$ cat flow/run.sh
#!/bin/bash
# the make line also repeats each setting of config.mk as NAME=value (left out here)
make -C /OpenROAD-flow-scripts/flow DESIGN_CONFIG=/design/flow/config.mk WORK_HOME=/design/flow/orfs CLKGATE_MAP_FILE= finish
$ cat flow/config.mk
export PLATFORM = sky130hd
export DESIGN_NAME = Final_Project
export DESIGN_NICKNAME = Final_Project
export VERILOG_FILES = /design/flow/design.v
export SDC_FILE = /design/flow/constraint.sdc
export NUM_CORES = 4
export LEC_CHECK = 0
export ABC_AREA = 1
export CAP_MARGIN = 20
export CORE_ASPECT_RATIO = 1.22
export CORE_MARGIN = 2
export CORE_UTILIZATION = 43
export CTS_CLUSTER_SIZE = 95
export GPL_TIMING_DRIVEN = 0
export MAX_ROUTING_LAYER = met5
export PLACE_DENSITY_LB_ADDON = 0.2
export SLEW_MARGIN = 20
$ cat flow/constraint.sdc
create_clock -name core_clock -period 4.94 [get_ports {FPGA_clk}]
set_input_delay 0.9880 -clock core_clock [delete_from_list [all_inputs] [get_ports {FPGA_clk}]]
set_output_delay 0.9880 -clock core_clock [all_outputs]
set_load 0.01 [all_outputs]
$ cat flow/design.v
module clock(clk, reset, ballclk, plateclk, timeclk, refreshclk, dotmatrixclk,goalclk);
input clk;
input reset;
output ballclk, plateclk, timeclk, refreshclk, dotmatrixclk,goalclk;
reg ballclk, plateclk, timeclk, refreshclk, dotmatrixclk,goalclk;
reg [31:0]count1, count2, count3, count4, count5,count6;
always@(posedge clk)
begin
  if(!reset)
  begin
    count1 <= 32'd0; count2 <= 32'd0; count3 <= 32'd0;
    count4 <= 32'd0; count5 <= 32'd0; count6 <= 32'd0;
    timeclk <= 0; ballclk <= 0; plateclk <= 0;
    refreshclk <= 0; dotmatrixclk <= 0; goalclk <= 0;
  end
  else
  begin
   if(count1 == 32'd1000)
   begin
      count1 <= 32'd0;
      timeclk <= 1;
   end
   else
   begin
      count1 <= count1 + 32'd1;
		timeclk <= 0;
	end
	if(count2 == 32'd250)
   begin
      count2 <= 32'd0;
      ballclk <= 1;
   end
   else
   begin
      count2 <= count2 + 32'd1;
		ballclk <= 0;
	end
	if(count3 == 32'd500)
   begin
      count3 <= 32'd0;
      plateclk <= 1;
   end
   else
   begin
      count3 <= count3 + 32'd1;
		plateclk <= 0;
	end
	if(count4 == 32'd25)
   begin
      count4 <= 32'd0;
      refreshclk <= 1;
   end
   else
   begin
      count4 <= count4 + 32'd1;
		refreshclk <= 0;
	end
	if(count5 == 32'd4)
   begin
      count5 <= 32'd0;
      dotmatrixclk <= 1;
   end
   else
   begin
      count5 <= count5 + 32'd1;
		dotmatrixclk <= 0;
	end
	if(count6 == 32'd4000)
   begin
      count6 <= 32'd0;
      goalclk <= 1;
   end
   else
   begin
      count6 <= count6 + 32'd1;
		goalclk <= 0;
	end
  end
end
endmodule 
module plate(reset,clk,en,sw1,sw2,sw3,sw4,nextleftpos,nextrightpos);
input reset,clk,en, sw1, sw2, sw3, sw4;
output [7:0]nextleftpos, nextrightpos;  
reg [7:0]nextleftpos, nextrightpos;
always@(posedge clk)	
begin
	if(!reset)
		nextleftpos <=8'b00111000;
	else if(en)
	begin
		if(sw2)  
		begin
			if(sw1)	 
			begin
				if(nextleftpos == 8'b11100000) 
					nextleftpos <= nextleftpos;
				else 
					nextleftpos <= nextleftpos<<1;	
			end
			else	 
			begin
				if(nextleftpos == 8'b00000111)
					nextleftpos <= nextleftpos;
				else 
					nextleftpos <= nextleftpos>>1;
			end
		end
		else	 
			nextleftpos <= nextleftpos;
	end
end
always@(posedge clk)
begin
	if(!reset)
		nextrightpos<=8'b00111000;
	else if(en)
	begin
		if(sw4)	 
		begin
			if(sw3)	 
			begin	
				if(nextrightpos == 8'b11100000) 
					nextrightpos <= nextrightpos;
				else 
					nextrightpos <= nextrightpos<<1; 
			end
			else	 
			begin
				if(nextrightpos == 8'b00000111)
					nextrightpos <= nextrightpos;
				else 
					nextrightpos <= nextrightpos>>1;
			end
		end
		else	 
		begin
			nextrightpos <= nextrightpos;
		end	
	end
end
endmodule
module sevendisplay	(lscore,rscore,timecount,
							 out1,out2,out3,out4,out5,out6
							 );
input [6:0]lscore,rscore,timecount;  
output  [6:0] out1,out2,out3,out4,out5,out6;  
reg
[3:0]decimal_lscore,digit_lscore,  
decimal_rscore,digit_rscore,  
decimal_timecount,digit_timecount;  
reg
[6:0] out1,out2,out3,out4,out5,out6;
always@(*)	
begin
		decimal_lscore = lscore/10;  
		case(decimal_lscore)
			1:out1=7'b1111001;
			2:out1=7'b0100100;
			3:out1=7'b0110000;
			4:out1=7'b0011001;
			5:out1=7'b0010010;
			6:out1=7'b0000010;
			7:out1=7'b1111000;
			8:out1=7'b0000000;
			9:out1=7'b0010000;
			default:out1=7'b1000000;
		endcase
		digit_lscore = lscore%10;  
		case(digit_lscore)
			1:out2=7'b1111001;
			2:out2=7'b0100100;
			3:out2=7'b0110000;
			4:out2=7'b0011001;
			5:out2=7'b0010010;
			6:out2=7'b0000010;
			7:out2=7'b1111000;
			8:out2=7'b0000000;
			9:out2=7'b0010000;
			default:out2=7'b1000000;
		endcase
end
always@(*)	
begin
		decimal_rscore = rscore/10;
		case(decimal_rscore)
			1:out3=7'b1111001;
			2:out3=7'b0100100;
			3:out3=7'b0110000;
			4:out3=7'b0011001;
			5:out3=7'b0010010;
			6:out3=7'b0000010;
			7:out3=7'b1111000;
			8:out3=7'b0000000;
			9:out3=7'b0010000;
			default:out3=7'b1000000;
		endcase
		digit_rscore = rscore%10;
		case(digit_rscore)
			1:out4=7'b1111001;
			2:out4=7'b0100100;
			3:out4=7'b0110000;
			4:out4=7'b0011001;
			5:out4=7'b0010010;
			6:out4=7'b0000010;
			7:out4=7'b1111000;
			8:out4=7'b0000000;
			9:out4=7'b0010000;
			default:out4=7'b1000000;
		endcase
end
always@(*)	
begin	
		decimal_timecount = timecount/10;
		case(decimal_timecount)
			1:out5=7'b1111001;
			2:out5=7'b0100100;
			3:out5=7'b0110000;
			4:out5=7'b0011001;
			5:out5=7'b0010010;
			6:out5=7'b0000010;
			7:out5=7'b1111000;
			8:out5=7'b0000000;
			9:out5=7'b0010000;
			default:out5=7'b1000000;
		endcase
		digit_timecount = timecount%10;
		case(digit_timecount)
			1:out6=7'b1111001;
			2:out6=7'b0100100;
			3:out6=7'b0110000;
			4:out6=7'b0011001;
			5:out6=7'b0010010;
			6:out6=7'b0000010;
			7:out6=7'b1111000;
			8:out6=7'b0000000;
			9:out6=7'b0010000;
			default:out6=7'b1000000;
		endcase
end
endmodule
module dotmatrix(clk,reset,en,gamestate,dot_row,dot0_col,dot1_col,
                      my_plate,enemy_plate,x,y, 
                      rscore,lscore);
    input clk;
    input reset, en;
    input [1:0]gamestate;
    input [3:0]x;
    input [2:0]y;
    input [7:0]my_plate;
    input [7:0]enemy_plate;
    input [6:0]rscore,lscore;
    output [7:0]dot_row;
    output [7:0]dot0_col,dot1_col;
    reg [7:0]dot_row;
    reg [7:0]dot0_col;
    reg [7:0]dot1_col;
    reg [3:0] step;
	 reg [15:0] dot_col;
    always@(posedge clk)
    if(!reset)
    begin
			step = 4'd0;
			dot_row = 8'b11111111;
			{dot0_col,dot1_col} = 16'd0;
			dot_col = 16'd0;
    end
    else if(en)
    begin
			if (step == 4'd0) 
				step = 4'd15;
			else 
				step = step - 4'd1;
			dot_row = 8'b11111111;
			{dot0_col,dot1_col} = dot_col;
			dot_col = 16'b00000000_00000000;
			case(gamestate)
				0: 
				begin
					dot_col[step] = 1;
					case (step)
						15:dot_row=8'b11111111;
						14:dot_row=8'b00011111;
						13:dot_row=8'b10111111;
						12:dot_row=8'b00011111;
						11:dot_row=8'b11111000;
						10:dot_row=8'b11111010;
						9: dot_row=8'b11111000;
						8: dot_row=8'b00011111;
						7: dot_row=8'b01011111;
						6: dot_row=8'b01011111;
						5: dot_row=8'b11111000;
						4: dot_row=8'b11111101;
						3: dot_row=8'b11111010;
						2: dot_row=8'b01111111;
						1: dot_row=8'b10011111;
						0: dot_row=8'b01111111;
					endcase	
				end
            1: 
            begin
					dot_col[step] = 1;
					case(x)
						1:
						case (step)
							14:dot_row= ~enemy_plate;
							15:dot_row= ~my_plate;
							13:dot_row= ~(8'b00000001<<y);
							12:dot_row=8'b11111111;
							11:dot_row=8'b11111111;
							10:dot_row=8'b11111111;
							9: dot_row=8'b11111111;
							8: dot_row=8'b11111111;
							7: dot_row=8'b11111111;
							6: dot_row=8'b11111111;
							5: dot_row=8'b11111111;
							4: dot_row=8'b11111111;
							3: dot_row=8'b11111111;
							2: dot_row=8'b11111111;
							1: dot_row=8'b11111111;
							0: dot_row=8'b11111111;
						endcase	
						2:
						case (step)
							14:dot_row= ~enemy_plate;
							15:dot_row= ~my_plate;
							13:dot_row=8'b11111111;
							12:dot_row= ~(8'b00000001<<y);
							11:dot_row=8'b11111111;
							10:dot_row=8'b11111111;
							9: dot_row=8'b11111111;
							8: dot_row=8'b11111111;
							7: dot_row=8'b11111111;
							6: dot_row=8'b11111111;
							5: dot_row=8'b11111111;
							4: dot_row=8'b11111111;
							3: dot_row=8'b11111111;
							2: dot_row=8'b11111111;
							1: dot_row=8'b11111111;
							0: dot_row=8'b11111111;
						endcase	
						3:
						case (step)
							14:dot_row= ~enemy_plate;
							15:dot_row= ~my_plate;
							13:dot_row=8'b11111111;
							12:dot_row=8'b11111111; 
							11:dot_row=~(8'b00000001<<y);
							10:dot_row=8'b11111111;
							9: dot_row=8'b11111111;
							8: dot_row=8'b11111111;
							7: dot_row=8'b11111111;
							6: dot_row=8'b11111111;
							5: dot_row=8'b11111111;
							4: dot_row=8'b11111111;
							3: dot_row=8'b11111111;
							2: dot_row=8'b11111111;
							1: dot_row=8'b11111111;
							0: dot_row=8'b11111111;
						endcase
						4:
						case (step)
							14:dot_row= ~enemy_plate;
							15:dot_row= ~my_plate;
							13:dot_row=8'b11111111;
							12:dot_row=8'b11111111; 
							11:dot_row=8'b11111111; 
							10:dot_row=~(8'b00000001<<y);
							9: dot_row=8'b11111111;
							8: dot_row=8'b11111111;
							7: dot_row=8'b11111111;
							6: dot_row=8'b11111111;
							5: dot_row=8'b11111111;
							4: dot_row=8'b11111111;
							3: dot_row=8'b11111111;
							2: dot_row=8'b11111111;
							1: dot_row=8'b11111111;
							0: dot_row=8'b11111111;
						endcase	
						5:
						case (step)
							14:dot_row= ~enemy_plate;
							15:dot_row= ~my_plate;
							13:dot_row=8'b11111111;
							12:dot_row=8'b11111111; 
							11:dot_row=8'b11111111; 
							10:dot_row=8'b11111111;
							9: dot_row=~(8'b00000001<<y);
							8: dot_row=8'b11111111;
							7: dot_row=8'b11111111;
							6: dot_row=8'b11111111;
							5: dot_row=8'b11111111;
							4: dot_row=8'b11111111;
							3: dot_row=8'b11111111;
							2: dot_row=8'b11111111;
							1: dot_row=8'b11111111;
							0: dot_row=8'b11111111;
						endcase	
						6:
						case (step)
							14:dot_row= ~enemy_plate;
							15:dot_row= ~my_plate;
							13:dot_row=8'b11111111;
							12:dot_row=8'b11111111; 
							11:dot_row=8'b11111111; 
							10:dot_row=8'b11111111;
							9: dot_row=8'b11111111;
							8: dot_row=~(8'b00000001<<y);
							7: dot_row=8'b11111111;
							6: dot_row=8'b11111111;
							5: dot_row=8'b11111111;
							4: dot_row=8'b11111111;
							3: dot_row=8'b11111111;
							2: dot_row=8'b11111111;
							1: dot_row=8'b11111111;
							0: dot_row=8'b11111111;	
						endcase	
						7:
						case (step)
							14:dot_row= ~enemy_plate;
							15:dot_row= ~my_plate;
							13:dot_row=8'b11111111;
							12:dot_row=8'b11111111; 
							11:dot_row=8'b11111111; 
							10:dot_row=8'b11111111;
							9: dot_row=8'b11111111;
							8: dot_row=8'b11111111;
							7: dot_row=~(8'b00000001<<y);
							6: dot_row=8'b11111111;
							5: dot_row=8'b11111111;
							4: dot_row=8'b11111111;
							3: dot_row=8'b11111111;
							2: dot_row=8'b11111111;
							1: dot_row=8'b11111111;
							0: dot_row=8'b11111111;
						endcase	
						8:
						case (step)
							14:dot_row= ~enemy_plate;
							15:dot_row= ~my_plate;
							13:dot_row=8'b11111111;
							12:dot_row=8'b11111111; 
							11:dot_row=8'b11111111; 
							10:dot_row=8'b11111111;
							9: dot_row=8'b11111111;
							8: dot_row=8'b11111111;
							7: dot_row=8'b11111111;
							6: dot_row=~(8'b00000001<<y);
							5: dot_row=8'b11111111;
							4: dot_row=8'b11111111;
							3: dot_row=8'b11111111;
							2: dot_row=8'b11111111;
							1: dot_row=8'b11111111;
							0: dot_row=8'b11111111;
						endcase	
						9:
						case (step)
							14:dot_row= ~enemy_plate;
							15:dot_row= ~my_plate;
							13:dot_row=8'b11111111;
							12:dot_row=8'b11111111; 
							11:dot_row=8'b11111111; 
							10:dot_row=8'b11111111;
							9: dot_row=8'b11111111;
							8: dot_row=8'b11111111;
							7: dot_row=8'b11111111;
							6: dot_row=8'b11111111;
							5: dot_row=~(8'b00000001<<y);
							4: dot_row=8'b11111111;
							3: dot_row=8'b11111111;
							2: dot_row=8'b11111111;
							1: dot_row=8'b11111111;
							0: dot_row=8'b11111111;
						endcase	
						10:
						case (step)
							14:dot_row= ~enemy_plate;
							15:dot_row= ~my_plate;
							13:dot_row=8'b11111111;
							12:dot_row=8'b11111111; 
							11:dot_row=8'b11111111; 
							10:dot_row=8'b11111111;
							9: dot_row=8'b11111111;
							8: dot_row=8'b11111111;
							7: dot_row=8'b11111111;
							6: dot_row=8'b11111111;
							5: dot_row=8'b11111111;
							4: dot_row=~(8'b00000001<<y);
							3: dot_row=8'b11111111;
							2: dot_row=8'b11111111;
							1: dot_row=8'b11111111;
							0: dot_row=8'b11111111;
						endcase	
						11:
						case (step)
							14:dot_row= ~enemy_plate;
							15:dot_row= ~my_plate;
							13:dot_row=8'b11111111;
							12:dot_row=8'b11111111; 
							11:dot_row=8'b11111111; 
							10:dot_row=8'b11111111;
							9: dot_row=8'b11111111;
							8: dot_row=8'b11111111;
							7: dot_row=8'b11111111;
							6: dot_row=8'b11111111;
							5: dot_row=8'b11111111;
							4: dot_row=8'b11111111;
							3: dot_row=~(8'b00000001<<y);
							2: dot_row=8'b11111111;
							1: dot_row=8'b11111111;
							0: dot_row=8'b11111111;
						endcase	
						12:
						case (step)
							14:dot_row= ~enemy_plate;
							15:dot_row= ~my_plate;
							13:dot_row=8'b11111111;
							12:dot_row=8'b11111111; 
							11:dot_row=8'b11111111; 
							10:dot_row=8'b11111111;
							9: dot_row=8'b11111111;
							8: dot_row=8'b11111111;
							7: dot_row=8'b11111111;
							6: dot_row=8'b11111111;
							5: dot_row=8'b11111111;
							4: dot_row=8'b11111111;
							3: dot_row=8'b11111111;
							2: dot_row=~(8'b00000001<<y);
							1: dot_row=8'b11111111;
							0: dot_row=8'b11111111;
						endcase	
						13:
						case (step)
							14:dot_row= ~enemy_plate;
							15:dot_row= ~my_plate;
							13:dot_row=8'b11111111;
							12:dot_row=8'b11111111; 
							11:dot_row=8'b11111111; 
							10:dot_row=8'b11111111;
							9: dot_row=8'b11111111;
							8: dot_row=8'b11111111;
							7: dot_row=8'b11111111;
							6: dot_row=8'b11111111;
							5: dot_row=8'b11111111;
							4: dot_row=8'b11111111;
							3: dot_row=8'b11111111;
							2: dot_row=8'b11111111;
							1: dot_row=~(8'b00000001<<y);
							0: dot_row=8'b11111111;
						endcase	
						14:
						case (step)
							14:dot_row= ~enemy_plate;
							15:dot_row= ~my_plate;
							13:dot_row=8'b11111111;
							12:dot_row=8'b11111111; 
							11:dot_row=8'b11111111; 
							10:dot_row=8'b11111111;
							9: dot_row=8'b11111111;
							8: dot_row=8'b11111111;
							7: dot_row=8'b11111111;
							6: dot_row=8'b11111111;
							5: dot_row=8'b11111111;
							4: dot_row=8'b11111111;
							3: dot_row=8'b11111111;
							2: dot_row=8'b11111111;
							1: dot_row=8'b11111111;
							0: dot_row=~(8'b00000001<<y);
						endcase	
					endcase      
            end 
            2:
            begin
               if(rscore == lscore)
					begin
						dot_col[step] = 1;
						case (step)
							15:dot_row=8'b11111111;
							14:dot_row=8'b11111111;
							13:dot_row=8'b10000001;
							12:dot_row=8'b10111110;
							11:dot_row=8'b10111110;
							10:dot_row=8'b11011101;
							9: dot_row=8'b11100011;
							8: dot_row=8'b11111111;
							7: dot_row=8'b11111111;
							6: dot_row=8'b11111111;
							5: dot_row=8'b10000001;
							4: dot_row=8'b10111110;
							3: dot_row=8'b10111110;
							2: dot_row=8'b11011101;
							1: dot_row=8'b11100011;
							0: dot_row=8'b11111111;
						endcase	
					end
               else if(rscore > lscore) 
               begin
						dot_col[step] = 1;
						case (step)
							15:dot_row=8'b11111111;
							14:dot_row=8'b11111111;
							13:dot_row=8'b11111111;
							12:dot_row=8'b11111111;
							11:dot_row=8'b11111111;
							10:dot_row=8'b11111111;
							9: dot_row=8'b11111111;
							8: dot_row=8'b11111111;
							7: dot_row=8'b11111111;
							6: dot_row=8'b10001111;
							5: dot_row=8'b11100011;
							4: dot_row=8'b11111001;
							3: dot_row=8'b11000111;
							2: dot_row=8'b11111001;
							1: dot_row=8'b11100011;
							0: dot_row=8'b10001111;
						endcase	
					end               
               else
					begin
						dot_col[step] = 1;
						case (step)
							15:dot_row=8'b11111111;
							14:dot_row=8'b10001111;
							13:dot_row=8'b11100011;
							12:dot_row=8'b11111001;
							11:dot_row=8'b11000111;
							10:dot_row=8'b11111001;
							9: dot_row=8'b11100011;
							8: dot_row=8'b10001111;
							7: dot_row=8'b11111111;
							6: dot_row=8'b11111111;
							5: dot_row=8'b11111111;
							4: dot_row=8'b11111111;
							3: dot_row=8'b11111111;
							2: dot_row=8'b11111111;
							1: dot_row=8'b11111111;
							0: dot_row=8'b11111111;
						endcase	
					end	
            end
        endcase 
   end      
endmodule 
module Final_Project(reset,sw1,sw2,sw3,sw4,FPGA_clk,dot_row,dot0_col,dot1_col,
							out1, out2, out3, out4, out5, out6);
input FPGA_clk;	 
input reset, sw1, sw2, sw3, sw4; 
output [7:0]dot_row, dot0_col, dot1_col;
output [6:0]out1, out2, out3, out4, out5, out6;
reg [3:0]x;	 
reg move_x;	 
reg [1:0]move_y;	 
reg [2:0]y;	 
reg [1:0]gamestate;	 
reg [6:0]timecount;  
reg [6:0]lscore, rscore;
reg [3:0]x_q;
reg [2:0]y_q;
reg [1:0]gamestate_q;
reg [6:0]lscore_q, rscore_q;
wire [7:0]my_plate, enemy_plate; 
wire ballclk;
wire plateclk;
wire timeclk;
wire refreshclk;	
wire dotmatrixclk;
wire goalclk;
wire [7:0]dot_row, dot0_col, dot1_col;
wire [6:0]out1, out2, out3, out4, out5, out6;
dotmatrix DOT(.clk(FPGA_clk), .reset(reset), .en(dotmatrixclk), .gamestate(gamestate_q), .dot_row(dot_row), 
				  .dot0_col(dot0_col), .dot1_col(dot1_col), .my_plate(my_plate),
				  .rscore(rscore_q), .lscore(lscore_q),
				  .enemy_plate(enemy_plate), .x(x_q), .y(y_q));
plate PLA (.reset(reset), .clk(FPGA_clk), .en(plateclk), .sw1(sw1), .sw2(sw2), .sw3(sw3), .sw4(sw4), 
			  .nextleftpos(my_plate), .nextrightpos(enemy_plate));
sevendisplay SEV(.lscore(lscore), .rscore(rscore), .timecount(timecount),
					  .out1(out1), .out2(out2), .out3(out3), .out4(out4),
					  .out5(out5), .out6(out6));
clock CLK(.clk(FPGA_clk), .reset(reset), .ballclk(ballclk), .plateclk(plateclk),
			 .timeclk(timeclk), .refreshclk(refreshclk), .dotmatrixclk(dotmatrixclk),.goalclk(goalclk));	
	always@(posedge FPGA_clk) 	 
	begin						 
		if(!reset)				 
		begin
			timecount = 7'd5;
			move_x = 1'b1;
			move_y = 2'd2;
			x = 4'd14;
			y = 3'd3;
			lscore = 0;
			rscore = 0;
			gamestate = 2'd0;
		end
		else						 
		begin					 
			if(gamestate == 2'd0)	
			begin
				if(timeclk)
				begin
					if(timecount == 7'd0)
					begin
						timecount = 7'd99; 
						gamestate = 2'd1;
					end
					else
					begin
						if(timeclk)
						begin	
							timecount = timecount - 7'd1;
						end
						else
							timecount = timecount;
					end	
				end
				else
				begin
					timecount = timecount;
				end
			end
			else if(gamestate == 2'd1)	
			begin	
				if(timeclk)
				begin
					if(timecount == 7'd0)
							gamestate = 2'd2;
					else
					begin
							timecount = timecount - 7'd1;
					end
				end
				if(ballclk)
				begin	
					case(move_x)			 
					0:
					begin
						if(x == 4'd14)
						begin
							move_x = 1'd1;
							if((my_plate >> y) == 3'd7) 
							begin
								move_y = 2'd1;
								if(y == 3'd0)
									move_y = 2'd3;	
							end
							else if((my_plate >> y) == 3'd3)
								move_y = 2'd2;
							else if((my_plate >> y) == 3'd1)
							begin
								move_y = 2'd3;
								if(y == 3'd7)
									move_y = 2'd1;
							end
							else
							begin
								lscore = lscore + 7'd1;
								gamestate = 2'd3; 
							end	
						end									
						else
							move_x = 1'd0;
						x = x + 4'd1;
						end
					1:							 
					begin
						if(x == 4'd1)
						begin
							move_x = 1'd0;
							if((enemy_plate >> y) == 3'd7)
							begin
								move_y = 2'd1;
								if(y == 3'd0)
									move_y = 2'd3;	
							end
							else if((enemy_plate >> y) == 3'd3)
								move_y = 2'd2;
							else if((enemy_plate >> y) == 3'd1)
							begin
								move_y = 2'd3;
								if(y == 3'd7)
									move_y = 2'd1;
							end
							else
							begin
								rscore = rscore + 7'd1;
								gamestate = 2'd3; 
							end
						end
						else
							move_x = 1'd1;
						x = x - 4'd1;
					end
					endcase	
					if(move_y == 2'd1)			 
					begin
						if(y == 3'd0)
							move_y = 2'd3;
						else	
							y = y - 3'd1;
					end	
					else if(move_y == 2'd3)
					begin
						if(y == 3'd7)
							move_y = 2'd1;
						else
							y = y + 3'd1;
					end
					else
						y = y;
				end
				else
				begin
					move_x = move_x;
					move_y = move_y;
					x = x;
					y = y;
				end
			end
			else if (gamestate == 2'd2)
			begin
				rscore = rscore;
				lscore = lscore;
				timecount = timecount;
			end
			else 
			begin
				if(goalclk)
				begin
					move_x = 1'b1;
					move_y = 2'd2;
					x = 4'd14;
					y = 3'd3;
					gamestate = 2'd1;
				end
				else
					gamestate = 2'd3;
			end
		end
		x_q <= x;
		y_q <= y;
		gamestate_q <= gamestate;
		lscore_q <= lscore;
		rscore_q <= rscore;
	end
endmodule 
==> reports/summary.txt, run 1 <==
Flop+latch power: 2.16 mW
Psw: 1.273 mW
Vias per inst: 5.496
FF-to-FF Start: DOT.step[0]
Setup Skew: 0.01550 ns
RSZ-0062 raised after global routing: true
Deepest clock path buffer count: 3
Clock network fraction of total power: 45.7%
Fin crit share: 97.00%
Crit-path leading delay family: simple AND/OR/NAND/NOR gates
Slew Limit Fails: 0
GPL Wtd Cong: 1.035
Power per cell area: 218.7 nW/um2
Slew @ Worst Pin: 1.307 ns
Max Cap Viol: 0
Post-DP HPWL: 47,440 um
CP startpoint: rscore[4]
Worst Setup End Kind: output pin
Critical Path End: out3[3]
Pin count of the biggest net entering global routing: 16
P_leak: 9.982 nW
Bufs and invs on worst path: 2
Antenna viol nets, final: 0
Cell area leaders: dfxtp_1 27%, nand2_1 13%, nor2_1 8.3%
Detailed-route via count: 21,530
Cells after synthesis: 3,192
M1 GR Usage: 31.45%
Core Rows: 86
Final setup TNS: 0 ns
Synth unique cells: 59
Final Worst Setup Slack: 0.1484 ns
Synth top cells by count: 674 x nand2_1, 433 x nor2_1, 393 x inv_1, 308 x nand3_1, 263 x dfxtp_1
Syn-to-layout area delta: 14.29%
Ao+oa area frac: 13.97%
Max IR drop VDD: 0.3290 mV
Power, Total: 4.884 mW
Initial antenna violation count: 0
Count of library flops with an enable pin: 0
Met2 usage: 47.05%
Dpl cells: 3,834
Max-area cell share: 26.95%
Sequential share of the synthesized area: 26.95%
Tmin final: 4.792 ns
Synthesis area per yosys: 19,540 um2
Syn_area_per_cell: 6.121 um2
Reg2Reg Setup Slack: 0.68 ns
Clock root buffer: clkbuf_16
Min-Delay Path Class: flip-flop to flip-flop
CTS clk-pin slew, worst paths: 0.06 ns
FFs w/ async S/R, synth: 0%
Number of cells in Yosys stat: 3,192
Drt pass-1 iters: 6
Drt drc: 0
Diode count: 0
Met3 Use GR: 3.055%
Sw Share: 26.06%
CP Max Fanout: 7
Total core area: 44,980 um2
DP Area: 20,960 um2
Synthesized Nets: 3,266
R2R cell count: 23
Design Area, Final: 22,330 um2
Fin util: 49.65%
# H-tree levels: 1
PortBufs: 69
Logic pwr share: 10.2%
Hold depth: 1
Final setup fails: 0
Finished Layout Cells: 3,918
Clk power: 2.23 mW
Gr busiest metal: met2
Post-Route WL: 63,300 um
Int Power: 3.611 mW
Slowest CP cell: clkdlybuf4s50_1
Top Consumer: clock
Flop pwr share: 44.1%
Simple Share, Synth: 41.19%
NumNets Final: 3,401
Fmax: 208.7 MHz
Cell breakdown of the critical path: inv_2 -> nand2_2 -> ha_1 -> o21ai_2 -> nand2_1 -> nand3b_1 -> nand2_1 -> nor3_4 -> nand2_2 -> nand2_2 -> nand4_1 -> nand4_4 -> ha_1 -> o21ai_0 -> a21oi_1 -> clkdlybuf4s50_1
Synth Register Bits: 263
Yosys xor share: 2.907%
Total track usage: 26.36%
First-pass GRT wire length: 101,900 um
Main logic family after synthesis: simple AND/OR/NAND/NOR gates
Die area: 47,170 um2
WL per Instance: 16.16 um
CP Depth: 16
Hold Buf Count CTS: 0
CTS buffer count: 29
Ys Warns: 5
Worst setup SP type: flip-flop
Clock tree from TritonCTS: built
Worst relative slew slack: 12.53%
Number of global-route vias before repair: 20,410
Clock Sinks: 263
Die Y: 239.4 um
Power Combinational: 0.497 mW
Cell mode on critical path: nand2_2
Setup CP Type: flip-flop to output pin
WHS: 0.4569 ns
Worst Path Required: 3.95 ns
Initial DRC count: 1,579
Die extent in x: 197.0 um
CP Data Arrival Time: 3.80 ns
Most used flip-flop cell: dfxtp_1
Yosys adder share: 4.393%
Latency at later pin: 0.58 ns
Fp util: 43.44%
Crit-path max cell delay: 0.55 ns
Worst Hold End: CLK.count5[0]
Outcome: finished clean
Dpl ws: -0.06924 ns
Io pins: 72
Synth top cell by count: nand2_1
Synth Cell Area: 19,540 um2
Fin. Hold Viols: 0
Tool warnings: 63
Hold_sp: CLK.count5[0]
Synth area leader: dfxtp_1
Worst r2r dst: DOT.dot_row[2]
Total gr overflow: 0
Post-synth mux share: 0%
[timing repair]
action,in CTS,in global routing
endpoints found under the hold margin,0,0
buffers inserted,14,20
pin swaps,14,28
endpoints found under the setup margin,40,42
gates resized,57,74
[metal layers]
layer / up-vias / wire length, um
li1: 10790 / -
met1: 9932 / 26400
met2: 655 / 30630
met3: 154 / 3493
met4: 0 / 2771
met5: - / 0
[final cells by class]
cell class                      instances  area (um2)
Multi-Input combinational cell       2400       12380
Clock buffer                           43       838.3
Timing Repair Buffer                  104       899.6
Fill cell                            4684       22650
Clock inverter                          7       133.9
Buffer                                 92       419.2
Inverter                              437        1659
Tap cell                              572       715.7
Sequential cell                       263        5281
==> run 2, diff against run 1 <==
- CORE_ASPECT_RATIO: 1.22 -> default
- CORE_UTILIZATION: 43 -> 70
- CTS_CLUSTER_DIAMETER: default -> 39
- CTS_CLUSTER_SIZE: 95 -> default
- GPL_TIMING_DRIVEN: 0 -> default
- MAX_ROUTING_LAYER: met5 -> default
- PLACE_DENSITY_LB_ADDON: 0.2 -> default
- SETUP_SLACK_MARGIN: default -> 1.09
- clock period: 4.94 -> 4.78 ns (I/O delays scaled with it)
==> reports/summary.txt, run 2 <==
Ys Warns: 5
Post-synth mux share: 0%
Core Rows: 61
PortBufs: 71
Synth top cell by count: nand2_1
Simple Share, Synth: 41.19%
Yosys xor share: 2.907%
Ao+oa area frac: 13.97%
Sequential share of the synthesized area: 26.95%
Yosys adder share: 4.393%
Count of library flops with an enable pin: 0
Cell area leaders: dfxtp_1 27%, nand2_1 13%, nor2_1 8.3%
Synthesized Nets: 3,266
Total core area: 27,630 um2
Total track usage: 83.64%
Die area: 29,260 um2
Number of cells in Yosys stat: 3,192
Synth area leader: dfxtp_1
Synthesis area per yosys: 19,540 um2
Fp util: 70.72%
Die Y: 171.1 um
Clock root buffer: clkbuf_16
Synth top cells by count: 674 x nand2_1, 433 x nor2_1, 393 x inv_1, 308 x nand3_1, 263 x dfxtp_1
Outcome: did not finish
FFs w/ async S/R, synth: 0%
Synth unique cells: 59
Main logic family after synthesis: simple AND/OR/NAND/NOR gates
Failing step: global routing (5_1_grt)
Max-area cell share: 26.95%
Total gr overflow: 424
CTS buffer count: 37
Synth Register Bits: 263
# H-tree levels: 2
Clock Sinks: 263
Most used flip-flop cell: dfxtp_1
Cells after synthesis: 3,192
Deepest clock path buffer count: 3
Synth Cell Area: 19,540 um2
Dpl ws: 0.1314 ns
GPL Wtd Cong: 1.013
Post-DP HPWL: 39,460 um
Syn_area_per_cell: 6.121 um2
Hold Buf Count CTS: 0
Dpl cells: 3,566
First Err: [ERROR GRT-0232] Routing congestion too high. Check the congestion heatmap in the GUI.
Die extent in x: 171.1 um
Io pins: 72
run 2: timing repair:
| item | CTS |
|---|---|
| endpoints found under the hold margin | 0 |
| pin swaps | 94 |
| buffers inserted | 67 |
| gates resized | 350 |
| endpoints found under the setup margin | 50 |
run 2: through the flow:
step | hold WS, ns | instance area, um2
CTS | 0.4628 | 23030
detailed placement | 0.4536 | 20610
floorplan | 0.4297 | 19720
global placement | 0.4407 | 20610
run 2: metal layers:
metal | GRT overflow | GRT usage [%]
met1 | 38 | 81.87
met4 | 115 | 82.09
met5 | 2 | 55.83
met3 | 36 | 73.26
met2 | 233 | 97.21
==> run 3, diff against run 2 <==
- CTS_CLUSTER_DIAMETER: 39 -> 207
- CTS_CLUSTER_SIZE: default -> 17
- SETUP_SLACK_MARGIN: 1.09 -> default
- clock period: 4.78 -> 4.21 ns (I/O delays scaled with it)
==> reports/summary.txt, run 3 <==
DP Area: 20,850 um2
Total core area: 27,630 um2
PortBufs: 71
Die Y: 171.1 um
Main logic family after synthesis: simple AND/OR/NAND/NOR gates
# H-tree levels: 1
Max-area cell share: 26.95%
Total track usage: 75.88%
Die area: 29,260 um2
Synth top cells by count: 674 x nand2_1, 433 x nor2_1, 393 x inv_1, 308 x nand3_1, 263 x dfxtp_1
Dpl cells: 3,623
Syn_area_per_cell: 6.121 um2
Synth Cell Area: 19,540 um2
Dpl ws: -0.2167 ns
Die extent in x: 171.1 um
Failing step: global routing (5_1_grt)
Deepest clock path buffer count: 3
Clock Sinks: 263
Synth area leader: dfxtp_1
Synth unique cells: 59
Synthesis area per yosys: 19,540 um2
Most used flip-flop cell: dfxtp_1
FFs w/ async S/R, synth: 0%
Yosys adder share: 4.393%
Yosys xor share: 2.907%
Simple Share, Synth: 41.19%
Cells after synthesis: 3,192
Io pins: 72
CTS buffer count: 19
Post-synth mux share: 0%
Core Rows: 61
Number of cells in Yosys stat: 3,192
Total gr overflow: 279
Count of library flops with an enable pin: 0
Hold Buf Count CTS: 0
Sequential share of the synthesized area: 26.95%
Synth Register Bits: 263
Synthesized Nets: 3,266
GPL Wtd Cong: 1.044
Synth top cell by count: nand2_1
Outcome: did not finish
Cell area leaders: dfxtp_1 27%, nand2_1 13%, nor2_1 8.3%
Ys Warns: 5
Ao+oa area frac: 13.97%
First Err: [ERROR GRT-0232] Routing congestion too high. Check the congestion heatmap in the GUI.
Post-DP HPWL: 43,320 um
Fp util: 70.72%
Clock root buffer: clkbuf_16
run 3: layer usage:
| layer | GRT usage [%] | overflow |
|---|---|---|
| met4 | 72.29 | 99 |
| met1 | 75.42 | 10 |
| met2 | 92.34 | 152 |
| met5 | 43.83 | 1 |
| met3 | 61.42 | 17 |
run 3: what timing repair did:
action	in CTS
resized	277
endpoints found under the setup margin	42
buffers inserted	71
pin swaps	74
==> run 4, diff against run 3 <==
- CTS_CLUSTER_DIAMETER: 207 -> default
- CTS_CLUSTER_SIZE: 17 -> 75
- MAX_ROUTING_LAYER: default -> met4
- SETUP_SLACK_MARGIN: default -> 1.09
- clock period: 4.21 -> 4.82 ns (I/O delays scaled with it)
==> reports/summary.txt, run 4 <==
Cell area leaders: dfxtp_1 27%, nand2_1 13%, nor2_1 8.3%
FFs w/ async S/R, synth: 0%
Yosys adder share: 4.393%
Post-DP HPWL: 39,430 um
Synthesized Nets: 3,266
Io pins: 72
Sequential share of the synthesized area: 26.95%
Core Rows: 61
Failing step: global routing (5_1_grt)
Synth Register Bits: 263
Post-synth mux share: 0%
Total track usage: 72.30%
Die extent in x: 171.1 um
DP Area: 20,600 um2
Synthesis area per yosys: 19,540 um2
Total gr overflow: 17
Count of library flops with an enable pin: 0
Total core area: 27,630 um2
Main logic family after synthesis: simple AND/OR/NAND/NOR gates
Synth top cells by count: 674 x nand2_1, 433 x nor2_1, 393 x inv_1, 308 x nand3_1, 263 x dfxtp_1
Yosys xor share: 2.907%
Synth top cell by count: nand2_1
Die Y: 171.1 um
Synth unique cells: 59
GPL Wtd Cong: 1.027
Fp util: 70.72%
Ys Warns: 5
Deepest clock path buffer count: 3
Synth area leader: dfxtp_1
Synth Cell Area: 19,540 um2
First Err: [ERROR GRT-0232] Routing congestion too high. Check the congestion heatmap in the GUI.
Die area: 29,260 um2
Clock Sinks: 263
CTS buffer count: 29
Number of cells in Yosys stat: 3,192
Max-area cell share: 26.95%
PortBufs: 71
Syn_area_per_cell: 6.121 um2
Clock root buffer: clkbuf_16
# H-tree levels: 1
Outcome: did not finish
Ao+oa area frac: 13.97%
Simple Share, Synth: 41.19%
Most used flip-flop cell: dfxtp_1
Cells after synthesis: 3,192
-- run 4: per-stage QoR --
stage	setup WS (ns)	cells
2_1_floorplan	1.091	3192
3_3_place_gp	0.4515	3568
3_5_place_dp	0.2048	3568
4_1_cts	0.3482	3678
-- run 4: what timing repair did --
action / 4_1_cts
pin swaps: 89
gates resized: 310
hold buffers: 0
setup buffers: 59
setup endpoints to repair: 51
-- run 4: layer usage --
metal,overflow,global-route usage [%]
met5,-,-
met4,7,61.31
met3,3,60.84
met2,7,85.83
met1,0,72.63
==> run 5, diff against run 4 <==
- ABC_AREA: 1 -> default
- CORE_UTILIZATION: 70 -> 64
- CTS_CLUSTER_SIZE: 75 -> default
- MAX_ROUTING_LAYER: met4 -> default
- SETUP_SLACK_MARGIN: 1.09 -> default
- clock period: 4.82 -> 5.06 ns (I/O delays scaled with it)
==> reports/summary.txt, run 5 <==
Hold Buf Count CTS: 0
Synth area leader: dfxtp_1
Count of library flops with an enable pin: 0
WHS: 0.4698 ns
Clock network fraction of total power: 46.2%
Critical Path End: out4[6]
Initial DRC count: 1,765
# H-tree levels: 1
Number of fillers in the final layout: 2,137
Total track usage: 33.88%
Crit-path leading delay family: AND-OR/OR-AND gates
FF-to-FF Start: DOT.step[0]
Core Rows: 61
Dpl ws: 0.08472 ns
Post-DP HPWL: 36,040 um
Synth top cells by count: 324 x nor2_1, 263 x dfxtp_1, 233 x a21oi_1, 225 x nand2_1, 110 x xor2_1
Total core area: 27,710 um2
Vias per inst: 6.367
Cells after synthesis: 2,398
P_leak: 7.906 nW
Power per cell area: 229.0 nW/um2
Top Consumer: clock
Syn-to-layout area delta: 13.87%
Initial antenna violation count: 0
FFs w/ async S/R, synth: 0%
Final setup TNS: 0 ns
Finished Layout Cells: 2,834
Clk power: 2.17 mW
Flop+latch power: 2.11 mW
Clock tree from TritonCTS: built
Pin count of the biggest net entering global routing: 52
Sequential share of the synthesized area: 29.31%
CP Data Arrival Time: 3.97 ns
GPL Wtd Cong: 0.9895
Post-synth mux share: 3.657%
Synthesized Nets: 2,472
Fin. Hold Viols: 0
Sw Share: 25.01%
Int Power: 3.512 mW
Psw: 1.171 mW
NumNets Final: 2,508
Power, Total: 4.684 mW
Worst Path Required: 4.05 ns
R2R cell count: 12
Yosys adder share: 5.001%
Tmin final: 4.980 ns
WL per Instance: 18.48 um
Synth Register Bits: 263
Detailed-route via count: 18,040
Simple Share, Synth: 28.78%
Main logic family after synthesis: simple AND/OR/NAND/NOR gates
CTS buffer count: 28
Latency at later pin: 0.57 ns
Clock Sinks: 263
Synth Cell Area: 17,960 um2
Io pins: 72
PortBufs: 71
Power Combinational: 0.405 mW
Tool warnings: 64
Number of cells in Yosys stat: 2,398
Design Area, Final: 20,450 um2
Cell area leaders: dfxtp_1 29%, nor2_1 6.8%, a21oi_1 6.5%
Number of global-route vias before repair: 16,670
Slowest CP cell: dfxtp_1
Clock root buffer: clkbuf_16
Reg2Reg Setup Slack: 0.71 ns
Max Cap Viol: 0
Deepest clock path buffer count: 3
Synth top cell by count: nor2_1
Outcome: finished clean
Dpl cells: 2,759
Post-Route WL: 52,370 um
Slew @ Worst Pin: 1.106 ns
CP startpoint: rscore[5]
Drt drc: 0
Fin util: 73.82%
CP Max Fanout: 8
Fin crit share: 98.41%
Crit-path max cell delay: 0.33 ns
Ys Warns: 5
Die area: 29,420 um2
Final Worst Setup Slack: 0.08021 ns
Most used flip-flop cell: dfxtp_1
First-pass GRT wire length: 82,510 um
Yosys xor share: 8.526%
Die Y: 171.5 um
Max-area cell share: 29.31%
Max IR drop VDD: 0.2925 mV
Logic pwr share: 8.6%
Slew Limit Fails: 0
Worst r2r dst: DOT.dot_row[7]
Total gr overflow: 0
Syn_area_per_cell: 7.491 um2
DP Area: 19,020 um2
Fp util: 64.83%
Die extent in x: 171.5 um
Worst Hold End: CLK.count6[0]
Flop pwr share: 45.1%
Final setup fails: 0
Hold_sp: CLK.count6[0]
Synth unique cells: 103
Diode count: 0
Setup CP Type: flip-flop to output pin
Synthesis area per yosys: 17,960 um2
CP Depth: 18
Bufs and invs on worst path: 5
Setup Skew: 0.03091 ns
Cell breakdown of the critical path: nor2_2 -> inv_1 -> ha_1 -> nand2b_4 -> o21ai_4 -> buf_4 -> o2111a_1 -> a211oi_2 -> o221ai_2 -> a21o_1 -> a21o_1 -> inv_2 -> mux2i_4 -> buf_6 -> nor2_1 -> a211oi_2 -> a21oi_1 -> dlygate4sd2_1
Antenna viol nets, final: 0
Drt pass-1 iters: 6
CTS clk-pin slew, worst paths: 0.06 ns
Worst setup SP type: flip-flop
Hold depth: 1
Worst Setup End Kind: output pin
Fmax: 200.8 MHz
Worst relative slew slack: 25.71%
Ao+oa area frac: 19.85%
Min-Delay Path Class: flip-flop to flip-flop
==> run 5: timing repair <==
action,4_1_cts,5_1_grt
setup buffers,16,5
pin swaps,12,9
gates resized,42,45
setup endpoints to repair,25,26
==> run 5: final cells by class <==
cell class,instances,area (um2),area share [%]
Clock buffer,39,822.0,4.019
Clock inverter,13,170.2,0.8320
Multi-Input combinational cell,1919,12110,59.20
Sequential cell,263,5274,25.78
Tap cell,378,473.0,2.312
Inverter,71,266.5,1.303
Timing Repair Buffer,151,1339,6.546
==> run 5: metal layers <==
layer / wire, um / share of wire (%) / global-route usage (%) / vias to the layer above
li1: - / - / - / 8611
met5: 0 / 0 / 0 / -
met3: 3586 / 6.8 / 4.165 / 156
met2: 24780 / 47 / 58.09 / 767
met4: 2000 / 3.8 / 13.30 / 0
met1: 22000 / 42 / 43.32 / 8510
==> run 6, diff against run 5 <==
- ABC_AREA: default -> 1
- CORE_UTILIZATION: 64 -> 69
- clock period: 5.06 -> 4.24 ns (I/O delays scaled with it)
==> reports/summary.txt, run 6 <==
Outcome: did not finish
Failing step: global routing (5_1_grt)
First Err: [ERROR GRT-0232] Routing congestion too high. Check the congestion heatmap in the GUI.
Io pins: 72
Cell area leaders: dfxtp_1 27%, nand2_1 13%, nor2_1 8.3%
GPL Wtd Cong: 1.075
Core Rows: 61
Yosys xor share: 2.907%
Simple Share, Synth: 41.19%
Clock root buffer: clkbuf_16
Synth unique cells: 59
Synth top cells by count: 674 x nand2_1, 433 x nor2_1, 393 x inv_1, 308 x nand3_1, 263 x dfxtp_1
Synthesis area per yosys: 19,540 um2
Yosys adder share: 4.393%
Ao+oa area frac: 13.97%
Die Y: 172.3 um
DP Area: 20,810 um2
Synthesized Nets: 3,266
Post-DP HPWL: 40,490 um
Synth area leader: dfxtp_1
Main logic family after synthesis: simple AND/OR/NAND/NOR gates
Total track usage: 72.02%
Max-area cell share: 26.95%
Post-synth mux share: 0%
Number of cells in Yosys stat: 3,192
Synth Cell Area: 19,540 um2
CTS buffer count: 29
Syn_area_per_cell: 6.121 um2
Most used flip-flop cell: dfxtp_1
# H-tree levels: 1
Count of library flops with an enable pin: 0
Hold Buf Count CTS: 0
FFs w/ async S/R, synth: 0%
Total gr overflow: 136
Die extent in x: 172.3 um
Dpl cells: 3,617
Synth Register Bits: 263
Ys Warns: 5
Deepest clock path buffer count: 3
Synth top cell by count: nand2_1
Total core area: 27,860 um2
Clock Sinks: 263
Sequential share of the synthesized area: 26.95%
Die area: 29,680 um2
Fp util: 70.14%
Cells after synthesis: 3,192
PortBufs: 71
-- run 6: timing repair --
item                       in CTS
pin swaps                      67
setup buffers                  56
cloned                          1
gates resized                 252
setup endpoints to repair      42
-- run 6: per-layer routing --
metal / GRT usage, % / GRT overflow
met2: 87.76 / 68
met3: 56.99 / 12
met5: 37.91 / 0
met4: 66.72 / 55
met1: 73.41 / 1
-- run 6: stage by stage --
| stage | setup WS (ns) | hold slack, ns | util [%] |
|---|---|---|---|
| after global placement | 0.04530 | 0.4376 | 74.70 |
| after CTS | -0.1068 | 0.4668 | 80.89 |
| after detailed placement | -0.1361 | 0.4549 | 74.70 |
| after floorplan | 0.3595 | 0.4297 | - |
==> run 7, diff against run 6 <==
- ABC_AREA: 1 -> default
- CELL_PAD_IN_SITES_GLOBAL_PLACEMENT: default -> 2
- CORE_UTILIZATION: 69 -> 40
- CTS_CLUSTER_SIZE: default -> 26
- GPL_ROUTABILITY_DRIVEN: default -> 0
- GPL_TIMING_DRIVEN: default -> 1
- MAX_ROUTING_LAYER: default -> met5
- MIN_ROUTING_LAYER: default -> met2
- PLACE_DENSITY: default -> 0.66
- SETUP_SLACK_MARGIN: default -> -0.77
- SLEW_MARGIN: 20 -> 30
- clock period: 4.24 -> 10.0 ns (I/O delays scaled with it)
==> reports/summary.txt, run 7 <==
Initial antenna violation count: 1
Die Y: 215.9 um
Io pins: 72
Max Cap Viol: 0
Sequential share of the synthesized area: 29.31%
MI comb area: 11,890 um2
Final setup fails: 0
Yosys xor share: 8.526%
Post_cts resized: 0
Number of cells in Yosys stat: 2,398
Core Rows: 77
Cell breakdown of the critical path: nor2_1 -> inv_1 -> ha_1 -> nand2b_1 -> o21ai_1 -> o21ai_1 -> a21boi_4 -> o221ai_1 -> a21o_1 -> a21o_1 -> inv_2 -> mux2i_1 -> nor3b_1 -> clkdlybuf4s50_1
Final setup TNS: 0 ns
Syn_area_per_cell: 7.491 um2
Detailed-route via count: 23,680
Clock Sinks: 263
Clock network fraction of total power: 47.8%
Pin count of the biggest net entering global routing: 76
First-pass GRT wire length: 86,480 um
Worst Setup End Kind: output pin
Worst Path Required: 8.00 ns
Synth area leader: dfxtp_1
Synth unique cells: 103
CTS buffer count: 31
Yosys adder share: 5.001%
FF-to-FF Start: DOT.step[0]
Synthesized Nets: 2,472
Worst relative slew slack: 21.67%
Setup CP Type: flip-flop to output pin
Slew @ Worst Pin: 1.175 ns
Ao+oa area frac: 19.85%
Synth top cells by count: 324 x nor2_1, 263 x dfxtp_1, 233 x a21oi_1, 225 x nand2_1, 110 x xor2_1
Worst r2r dst: DOT.dot_row[2]
Reg2Reg Setup Slack: 4.42 ns
Slew Limit Fails: 0
Critical Path End: out4[1]
CP Max Fanout: 15
Ys Warns: 5
Slowest CP cell: clkdlybuf4s50_1
Drt pass-1 iters: 12
Total core area: 44,320 um2
Synth Cell Area: 17,960 um2
Synth Register Bits: 263
# H-tree levels: 1
Deepest clock path buffer count: 3
NumNets Final: 2,454
Tool warnings: 64
Power per cell area: 121.3 nW/um2
RSZ-0062 raised after global routing: false
Synthesis area per yosys: 17,960 um2
Total track usage: 33.90%
Crit-path max cell delay: 0.65 ns
Int Power: 1.810 mW
Latency at later pin: 0.60 ns
Flop pwr share: 43.7%
Logic pwr share: 8.5%
Setup bufs post-CTS: 0
Count of library flops with an enable pin: 0
Power, Total: 2.439 mW
Tmin final: 7.429 ns
Min-Delay Path Class: flip-flop to flip-flop
Post-DP HPWL: 37,440 um
Total gr overflow: 0
Dpl ws: 3.218 ns
Cell area leaders: dfxtp_1 29%, nor2_1 6.8%, a21oi_1 6.5%
Antenna viol nets, final: 0
PortBufs: 71
Post-synth mux share: 3.657%
R2R cell count: 13
Sw Share: 25.77%
CP startpoint: rscore[5]
Fin. Hold Viols: 0
Clock tree from TritonCTS: built
Top Consumer: clock
Post-Route WL: 54,250 um
CP Depth: 14
Number of fillers in the final layout: 4,519
Clock root buffer: clkbuf_16
WHS: 0.4708 ns
Initial DRC count: 3,658
Simple Share, Synth: 28.78%
Psw: 0.6285 mW
Hold Buf Count CTS: 0
Register cell area after layout: 5268 um2
Max IR drop VDD: 0.1349 mV
Fin crit share: 74.29%
WL per Instance: 18.07 um
Drt drc: 0
Fmax: 134.6 MHz
Final Worst Setup Slack: 2.571 ns
Worst Hold End: CLK.count6[0]
FFs w/ async S/R, synth: 0%
Die area: 46,620 um2
Hold_sp: CLK.count6[0]
Fp util: 40.53%
Setup Skew: 0.009797 ns
Hold depth: 1
Clk power: 1.17 mW
Vias per inst: 7.889
Power Combinational: 0.207 mW
CP Data Arrival Time: 5.43 ns
Number of global-route vias before repair: 24,470
CTS clk-pin slew, worst paths: 0.07 ns
Cells after synthesis: 2,398
Synth top cell by count: nor2_1
Main logic family after synthesis: simple AND/OR/NAND/NOR gates
Crit-path leading delay family: AND-OR/OR-AND gates
Die extent in x: 215.9 um
Worst setup SP type: flip-flop
Bufs and invs on worst path: 3
Syn-to-layout area delta: 11.93%
Most used flip-flop cell: dfxtp_1
Outcome: finished clean
Flop+latch power: 1.07 mW
P_leak: 7.331 nW
Max-area cell share: 29.31%
## run 7: area by class of cell
cell class / count / share of cell area, %
clock inverters: 10 / 0.5414
repair buffers: 94 / 4.369
multi-input cells: 1919 / 59.15
flip-flops and latches: 263 / 26.20
diodes: 5 / 0.06223
clock buffers: 48 / 4.674
inverters: 71 / 1.326
well taps: 592 / 3.684
## run 7: through the flow
stage	util, %	cells	cell area [um2]
global placement	42.90	2939	19010
CTS	45.27	2997	20060
global route	45.37	3002	20110
finish	45.37	3002	20110
detailed placement	42.90	2939	19010
floorplan	-	2398	17960
## run 7: per-layer routing
| metal | global-route usage [%] | vias up | wire length [um] |
|---|---|---|---|
| met5 | 8.646 | - | 241 |
| met4 | 5.274 | 10 | 4205 |
| met3 | 45.89 | 573 | 22320 |
| met2 | 40.83 | 6236 | 27480 |
| met1 | - | 8435 | 0 |
| li1 | - | 8429 | - |
==> run 8, diff against run 7 <==
- CELL_PAD_IN_SITES_GLOBAL_PLACEMENT: 2 -> default
- CORE_UTILIZATION: 40 -> 66
- CTS_CLUSTER_SIZE: 26 -> default
- GPL_ROUTABILITY_DRIVEN: 0 -> default
- GPL_TIMING_DRIVEN: 1 -> default
- MAX_ROUTING_LAYER: met5 -> met4
- MIN_ROUTING_LAYER: met2 -> default
- PLACE_DENSITY: 0.66 -> default
- SETUP_SLACK_MARGIN: -0.77 -> default
- SLEW_MARGIN: 30 -> 20
- clock period: 10.0 -> 8.15 ns (I/O delays scaled with it)
==> reports/summary.txt, run 8 <==
Outcome: finished clean
Pin count of the biggest net entering global routing: 59
Initial DRC count: 2,040
Hold depth: 1
Setup bufs post-CTS: 0
Synth top cell by count: nor2_1
FFs w/ async S/R, synth: 0%
Number of fillers in the final layout: 2,098
CTS buffer count: 27
Sw Share: 24.71%
Post-DP HPWL: 34,210 um
Deepest clock path buffer count: 3
Setup Skew: 0.02401 ns
Flop+latch power: 1.31 mW
Worst Setup End Kind: output pin
Clock Sinks: 263
PortBufs: 71
Worst Hold End: CLK.count6[0]
Finished Layout Cells: 2,728
# H-tree levels: 1
Flop pwr share: 45.7%
Die Y: 169.0 um
Total core area: 26,800 um2
Fp util: 67.02%
Die extent in x: 169.0 um
Final setup TNS: 0 ns
Syn_area_per_cell: 7.491 um2
CP Depth: 16
Int Power: 2.161 mW
Most used flip-flop cell: dfxtp_1
Die area: 28,550 um2
CP startpoint: rscore[5]
Clock root buffer: clkbuf_16
Critical Path End: out4[6]
Main logic family after synthesis: simple AND/OR/NAND/NOR gates
Fin util: 73.18%
Hold Buf Count CTS: 0
Drt pass-1 iters: 7
Yosys xor share: 8.526%
Worst relative slew slack: 26.85%
Bufs and invs on worst path: 3
Initial antenna violation count: 0
Cell area leaders: dfxtp_1 29%, nor2_1 6.8%, a21oi_1 6.5%
Ao+oa area frac: 19.85%
Fin crit share: 81.40%
R2R cell count: 13
Fin. Hold Viols: 0
WHS: 0.4628 ns
Max IR drop VDD: 0.2030 mV
Sequential share of the synthesized area: 29.31%
Cells after synthesis: 2,398
Synth top cells by count: 324 x nor2_1, 263 x dfxtp_1, 233 x a21oi_1, 225 x nand2_1, 110 x xor2_1
Core Rows: 60
First-pass GRT wire length: 79,720 um
Min-Delay Path Class: flip-flop to flip-flop
Detailed-route via count: 17,700
FF-to-FF Start: DOT.step[0]
P_leak: 7.239 nW
Worst setup SP type: flip-flop
Synth Register Bits: 263
Dpl cells: 2,677
Clk power: 1.33 mW
Number of cells in Yosys stat: 2,398
CTS clk-pin slew, worst paths: 0.06 ns
Slew Limit Fails: 0
Total track usage: 34.12%
Simple Share, Synth: 28.78%
Diode count: 0
CP Data Arrival Time: 5.00 ns
Max Cap Viol: 0
WL per Instance: 18.03 um
Crit-path max cell delay: 0.63 ns
Synthesized Nets: 2,472
Hold_sp: CLK.count6[0]
Synthesis area per yosys: 17,960 um2
Tmin final: 6.634 ns
Vias per inst: 6.487
Synth area leader: dfxtp_1
Post-synth mux share: 3.657%
Power per cell area: 146.3 nW/um2
Slowest CP cell: dfxtp_1
Max-area cell share: 29.31%
Psw: 0.7093 mW
Crit-path leading delay family: AND-OR/OR-AND gates
Synth Cell Area: 17,960 um2
Top Consumer: clock
Clock network fraction of total power: 46.2%
Worst Path Required: 6.52 ns
Logic pwr share: 8.1%
Power Combinational: 0.234 mW
NumNets Final: 2,440
Tool warnings: 64
Post_cts resized: 0
RSZ-0062 raised after global routing: false
Reg2Reg Setup Slack: 2.85 ns
CP Max Fanout: 15
Post-Route WL: 49,200 um
Yosys adder share: 5.001%
Final setup fails: 0
Final Worst Setup Slack: 1.516 ns
Antenna viol nets, final: 0
Count of library flops with an enable pin: 0
Dpl ws: 2.132 ns
Clock tree from TritonCTS: built
Worst r2r dst: DOT.dot_row[3]
Setup CP Type: flip-flop to output pin
Cell breakdown of the critical path: nor2_1 -> inv_1 -> ha_1 -> nand2b_1 -> o21ai_1 -> o21ai_1 -> a21boi_4 -> xor2_1 -> a21o_1 -> a21o_1 -> inv_2 -> mux2i_1 -> nor2_1 -> a211oi_1 -> a21oi_1 -> clkdlybuf4s50_1
Drt drc: 0
Number of global-route vias before repair: 16,390
Ys Warns: 5
GPL Wtd Cong: 0.9820
Fmax: 150.7 MHz
Syn-to-layout area delta: 9.195%
Synth unique cells: 103
Io pins: 72
Slew @ Worst Pin: 1.094 ns
Total gr overflow: 0
Latency at later pin: 0.56 ns
==> run 8: through the flow <==
step / power [mW] / instance area [um2]
5_1_grt: 2.948 / 19610
3_5_place_dp: 1.562 / 18630
4_1_cts: 2.869 / 19600
2_1_floorplan: 1.503 / 17960
6_report: 2.870 / 19610
3_3_place_gp: 1.558 / 18610
==> run 8: layout make-up <==
type                            count  area, um2  area share [%]
Clock buffer                       34      762.0           3.885
Multi-Input combinational cell   1919      11870           60.51
Inverter                           71      266.5           1.359
Timing Repair Buffer               84      815.8           4.159
Sequential cell                   263       5266           26.85
Clock inverter                     16      207.7           1.059
Tap cell                          341      426.7           2.175
==> run 8: routing by layer <==
metal,part of all wire (%),global-route usage (%)
met5,0,-
met4,3.4,12.82
met1,42,42.54
met3,8.3,4.887
met2,47,56.36
==> run 9, diff against run 8 <==
- ABC_AREA: default -> 1
- CAP_MARGIN: 20 -> 15
- CORE_UTILIZATION: 66 -> 72
- CTS_CLUSTER_DIAMETER: default -> 210
- GPL_TIMING_DRIVEN: default -> 1
- MAX_ROUTING_LAYER: met4 -> met5
- PLACE_DENSITY: default -> 0.62
- SETUP_SLACK_MARGIN: default -> 0.81
- TNS_END_PERCENT: default -> 80
- clock period: 8.15 -> 5.33 ns (I/O delays scaled with it)
==> reports/summary.txt, run 9 <==
Failing step: global routing (5_1_grt)
Die area: 28,470 um2
Main logic family after synthesis: simple AND/OR/NAND/NOR gates
FFs w/ async S/R, synth: 0%
Yosys xor share: 2.907%
Cells after synthesis: 3,192
Outcome: did not finish
Yosys adder share: 4.393%
DP Area: 20,330 um2
Synth Cell Area: 19,540 um2
Number of cells in Yosys stat: 3,192
GPL Wtd Cong: 1.067
Synth top cell by count: nand2_1
Synth area leader: dfxtp_1
Synthesis area per yosys: 19,540 um2
Sequential share of the synthesized area: 26.95%
CTS buffer count: 28
Ao+oa area frac: 13.97%
Total core area: 26,800 um2
Cell area leaders: dfxtp_1 27%, nand2_1 13%, nor2_1 8.3%
Most used flip-flop cell: dfxtp_1
Die extent in x: 168.7 um
Max-area cell share: 26.95%
# H-tree levels: 1
Clock root buffer: clkbuf_16
Fp util: 72.90%
Synth Register Bits: 263
Ys Warns: 5
Syn_area_per_cell: 6.121 um2
Die Y: 168.7 um
PortBufs: 71
Total track usage: 79.20%
Io pins: 72
First Err: [ERROR GRT-0232] Routing congestion too high. Check the congestion heatmap in the GUI.
Synth unique cells: 59
Synth top cells by count: 674 x nand2_1, 433 x nor2_1, 393 x inv_1, 308 x nand3_1, 263 x dfxtp_1
Clock Sinks: 263
Post-synth mux share: 0%
Total gr overflow: 516
Post-DP HPWL: 41,240 um
Simple Share, Synth: 41.19%
Deepest clock path buffer count: 3
Synthesized Nets: 3,266
Count of library flops with an enable pin: 0
Core Rows: 60
## run 9: metal layers
metal / GRT usage (%) / GRT overflow
met1: 76.55 / 16
met2: 98.38 / 315
met3: 62.33 / 18
met4: 80.47 / 165
met5: 42.78 / 2
## run 9: metrics by stage
| step | power [mW] | utilization (%) | worst slack, ns | hold WS [ns] | cells |
|---|---|---|---|---|---|
| global placement | 2.437 | 75.87 | 0.6253 | 0.4391 | 3523 |
| CTS | 4.473 | 82.87 | 0.6663 | 0.4690 | 3640 |
| detailed placement | 2.447 | 75.87 | 0.3404 | 0.4529 | 3523 |
| floorplan | 2.333 | - | 1.232 | 0.4297 | 3192 |
## run 9: timing repair
action | 4_1_cts
endpoints found under the setup margin | 44
buffers inserted | 66
pin swaps | 70
gates resized | 241
hold buffers | 0
==> run 10, diff against run 9 <==
- CAP_MARGIN: 15 -> 20
- CORE_UTILIZATION: 72 -> 40
- CTS_CLUSTER_DIAMETER: 210 -> default
- GPL_TIMING_DRIVEN: 1 -> default
- HOLD_SLACK_MARGIN: default -> 0.09
- MAX_ROUTING_LAYER: met5 -> default
- PLACE_DENSITY: 0.62 -> default
- SETUP_SLACK_MARGIN: 0.81 -> default
- TNS_END_PERCENT: 80 -> default
- clock period: 5.33 -> 10.0 ns (I/O delays scaled with it)
==> reports/summary.txt, run 10 <==
Total gr overflow: 0
Sequential share of the synthesized area: 26.95%
Synthesis area per yosys: 19,540 um2
Hold_sp: CLK.count6[0]
CTS clk-pin slew, worst paths: 0.06 ns
Initial antenna violation count: 0
Post-synth mux share: 0%
Deepest clock path buffer count: 3
Vias per inst: 5.405
Power per cell area: 112.3 nW/um2
Max IR drop VDD: 0.1202 mV
Bufs and invs on worst path: 4
Main logic family after synthesis: simple AND/OR/NAND/NOR gates
Fin crit share: 64.73%
Number of fillers in the final layout: 5,035
R2R cell count: 23
Worst Path Required: 8.00 ns
CP Data Arrival Time: 4.47 ns
Int Power: 1.798 mW
RSZ-0062 raised after global routing: false
Core Rows: 80
Logic pwr share: 9.2%
Finished Layout Cells: 3,850
WL per Instance: 15.06 um
Power Combinational: 0.225 mW
Max-area cell share: 26.95%
PortBufs: 71
Initial DRC count: 1,679
Dpl cells: 3,795
Worst Setup End Kind: output pin
Syn_area_per_cell: 6.121 um2
Hold Buf Count CTS: 0
NumNets Final: 3,287
Power, Total: 2.435 mW
Tool warnings: 62
Total core area: 47,950 um2
Simple Share, Synth: 41.19%
Latency at later pin: 0.60 ns
Worst setup SP type: flip-flop
Worst Hold End: CLK.count6[0]
Ao+oa area frac: 13.97%
Crit-path max cell delay: 0.57 ns
Cells after synthesis: 3,192
Fp util: 40.75%
Setup Skew: 0.01626 ns
Most used flip-flop cell: dfxtp_1
Synth top cells by count: 674 x nand2_1, 433 x nor2_1, 393 x inv_1, 308 x nand3_1, 263 x dfxtp_1
Number of cells in Yosys stat: 3,192
Clock root buffer: clkbuf_16
WHS: 0.4612 ns
Setup CP Type: flip-flop to output pin
Hold depth: 1
Worst relative slew slack: 27.88%
Worst r2r dst: DOT.dot_row[4]
Synth Register Bits: 263
P_leak: 9.416 nW
Slew Limit Fails: 0
# H-tree levels: 1
First-pass GRT wire length: 94,180 um
Synth Cell Area: 19,540 um2
MI comb area: 12,200 um2
Drt drc: 0
FF-to-FF Start: DOT.step[0]
Setup bufs post-CTS: 0
Post_cts resized: 0
Post-Route WL: 57,990 um
Dpl ws: 4.170 ns
Slowest CP cell: clkdlybuf4s50_1
Antenna viol nets, final: 0
Flop+latch power: 1.07 mW
Count of library flops with an enable pin: 0
Flop pwr share: 43.8%
Tmin final: 6.473 ns
Synthesized Nets: 3,266
Reg2Reg Setup Slack: 5.27 ns
Die area: 50,630 um2
Final Worst Setup Slack: 3.527 ns
Syn-to-layout area delta: 10.96%
Cell area leaders: dfxtp_1 27%, nand2_1 13%, nor2_1 8.3%
CP startpoint: timecount[4]
CTS buffer count: 31
Synth top cell by count: nand2_1
Synth unique cells: 59
Clock tree from TritonCTS: built
Synth area leader: dfxtp_1
Clock Sinks: 263
Sw Share: 26.16%
Cell breakdown of the critical path: nor2_1 -> inv_1 -> ha_1 -> o21ai_1 -> nand2_2 -> nor2_4 -> nor2_1 -> nor2_1 -> nor2_1 -> nor3_2 -> nand2_2 -> nand2_1 -> nand2_1 -> clkinv_1 -> nand2_2 -> nand2_4 -> nand2_1 -> nand2_1 -> inv_1 -> ha_1 -> nor3_1 -> clkdlybuf4s50_1
Total track usage: 22.19%
Max Cap Viol: 0
Io pins: 72
Detailed-route via count: 20,810
DP Area: 20,660 um2
Psw: 0.6370 mW
Fin util: 45.22%
Slew @ Worst Pin: 1.078 ns
Final setup TNS: 0 ns
Top Consumer: clock
Critical Path End: out6[1]
Crit-path leading delay family: simple AND/OR/NAND/NOR gates
Number of global-route vias before repair: 19,010
Min-Delay Path Class: flip-flop to flip-flop
Fin. Hold Viols: 0
Die extent in x: 225.0 um
Final setup fails: 0
Outcome: finished clean
Pin count of the biggest net entering global routing: 65
FFs w/ async S/R, synth: 0%
GPL Wtd Cong: 0.9966
Diode count: 0
Register cell area after layout: 5265 um2
Ys Warns: 5
Yosys xor share: 2.907%
Fmax: 154.5 MHz
Design Area, Final: 21,680 um2
Clock network fraction of total power: 47.0%
Clk power: 1.14 mW
CP Depth: 22
Yosys adder share: 4.393%
CP Max Fanout: 8
Post-DP HPWL: 42,540 um
Die Y: 225.0 um
Drt pass-1 iters: 7
run 10: layer usage:
layer,share of wire (%),track usage (%)
met5,0,0
met4,3.1,7.028
met3,6.1,2.960
met2,45,37.06
met1,46,29.60
run 10: cell type report:
cell class,count,area share [%]
multi-input cells,2400,56.29
flip-flops and latches,263,24.28
inverters,437,7.612
clock buffers,42,3.953
repair buffers,80,3.566
well taps,615,3.549
clock inverters,13,0.7445
No activity file was given, so power comes from the tool's default toggle rates.
